==> flow/design.v <==
module neuron_intra_Nbits #(
    parameter N = 16,
    parameter N_INPUTS = 16,
    parameter LOG_N_INPUTS = 4  
) (
    input  wire                         clk,
    input  wire                         rst,
    input  wire                         en,
    input  wire signed [N*N_INPUTS-1:0] W,     
    input  wire signed [N*N_INPUTS-1:0] X_N,   
    output reg signed [         N-1:0] Out
);
  wire signed [2*N*N_INPUTS-1:0] prod;
  wire signed [         N-1:0] act_out;
  genvar i;
  generate
    for (i = 0; i < N_INPUTS; i = i + 1) begin : mults
      wire signed [N-1:0] Wi;
      wire signed [N-1:0] Xi;
      assign Wi = W[i*N+:N];
      assign Xi = X_N[i*N+:N];
      assign prod[i*2*N+:2*N] = Wi * Xi;
    end
  endgenerate
  genvar j, k;
  generate
    for (j = 0; j < LOG_N_INPUTS; j = j + 1) begin : ADDER_TREE
      wire signed [2*N*(N_INPUTS >> (j+1))-1:0] sum_stage;
      if(j == 0) begin
        for (k = 0; k < (N_INPUTS >> (j+1)); k = k + 1) begin : STAGE0
          assign sum_stage[2*k*N+:2*N] = prod[2*k*2*N+:2*N] + prod[(2*k+1)*2*N+:2*N];
        end
      end else begin
        for (k = 0; k < (N_INPUTS >> (j+1)); k = k + 1) begin : STAGEJ
          assign sum_stage[2*k*N+:2*N] = ADDER_TREE[j-1].sum_stage[2*k*2*N+:2*N] + ADDER_TREE[j-1].sum_stage[(2*k+1)*2*N+:2*N];
        end
      end
    end
    wire signed [2*N-1:0] sum_all;
    assign sum_all = ADDER_TREE[LOG_N_INPUTS-1].sum_stage;
  endgenerate
  reg signed [2*N-1:0] acc;
  always @(posedge clk or posedge rst) begin
    if (rst) begin
		acc <= 0;
		Out <= 0;
	 end
    else if (en) begin
		acc <= sum_all;
		Out <= act_out;
	 end
  end
  localparam signed [N-1:0] MAX_VAL = {1'b0, {(N-1){1'b1}}};  
  assign act_out = (acc < 0) ? 0 : (acc > MAX_VAL) ? MAX_VAL : acc;
endmodule
Settings: LEC_CHECK=0, CAP_MARGIN=0, CORE_MARGIN=2, CORE_UTILIZATION=72, CTS_CLUSTER_DIAMETER=199, CTS_CLUSTER_SIZE=95, PLACE_DENSITY=0.42, SLEW_MARGIN=20, TNS_END_PERCENT=15; clock period 6.96 ns.
run.sh (not shown) runs the stock make flow with config.mk's settings and CLKGATE_MAP_FILE=.
The starting point reached the layout checks and failed them: setup timing.
Then changed:
--- a/flow/config.mk
+++ b/flow/config.mk
@@ -7,9 +7,8 @@
 export LEC_CHECK = 0
-export CAP_MARGIN = 0
+export ABC_AREA = 0
+export CAP_MARGIN = 10
 export CORE_MARGIN = 2
 export CORE_UTILIZATION = 72
-export CTS_CLUSTER_DIAMETER = 199
-export CTS_CLUSTER_SIZE = 95
-export PLACE_DENSITY = 0.42
+export SETUP_SLACK_MARGIN = 2.22
 export SLEW_MARGIN = 20
-export TNS_END_PERCENT = 15
+export TNS_END_PERCENT = 10
==> flow/constraint.sdc (replaced) <==
create_clock -name core_clock -period 7.39 [get_ports {clk}]
set_input_delay 1.4780 -clock core_clock [delete_from_list [all_inputs] [get_ports {clk}]]
set_output_delay 1.4780 -clock core_clock [all_outputs]
set_load 0.01 [all_outputs]
The new run produced a layout that fails on setup timing.
Cell area barely changes.
Die size is unchanged.
First-iteration DRC count is lower by 5.6%.
Worst hold slack improved by 0.0043 ns.
Global-route usage is lower by 0.14 points.
Non-clock buffer count is higher by 24.
Register-to-register slack improved by 0.58 ns.
Then changed:
--- a/flow/config.mk
+++ b/flow/config.mk
@@ -7,8 +7,6 @@
 export LEC_CHECK = 0
-export ABC_AREA = 0
-export CAP_MARGIN = 10
+export CAP_MARGIN = 20
 export CORE_MARGIN = 2
-export CORE_UTILIZATION = 72
-export SETUP_SLACK_MARGIN = 2.22
+export CORE_UTILIZATION = 70
+export MAX_ROUTING_LAYER = met4
 export SLEW_MARGIN = 20
-export TNS_END_PERCENT = 10
==> flow/constraint.sdc (replaced) <==
create_clock -name core_clock -period 11.1 [get_ports {clk}]
set_input_delay 2.2200 -clock core_clock [delete_from_list [all_inputs] [get_ports {clk}]]
set_output_delay 2.2200 -clock core_clock [all_outputs]
set_load 0.01 [all_outputs]
Outcome: The changed run completed, yet does not pass: setup timing; routed wire length went up by 2.3%; setup slack improved by 3.0 ns; clock skew is higher by 0.014 ns.
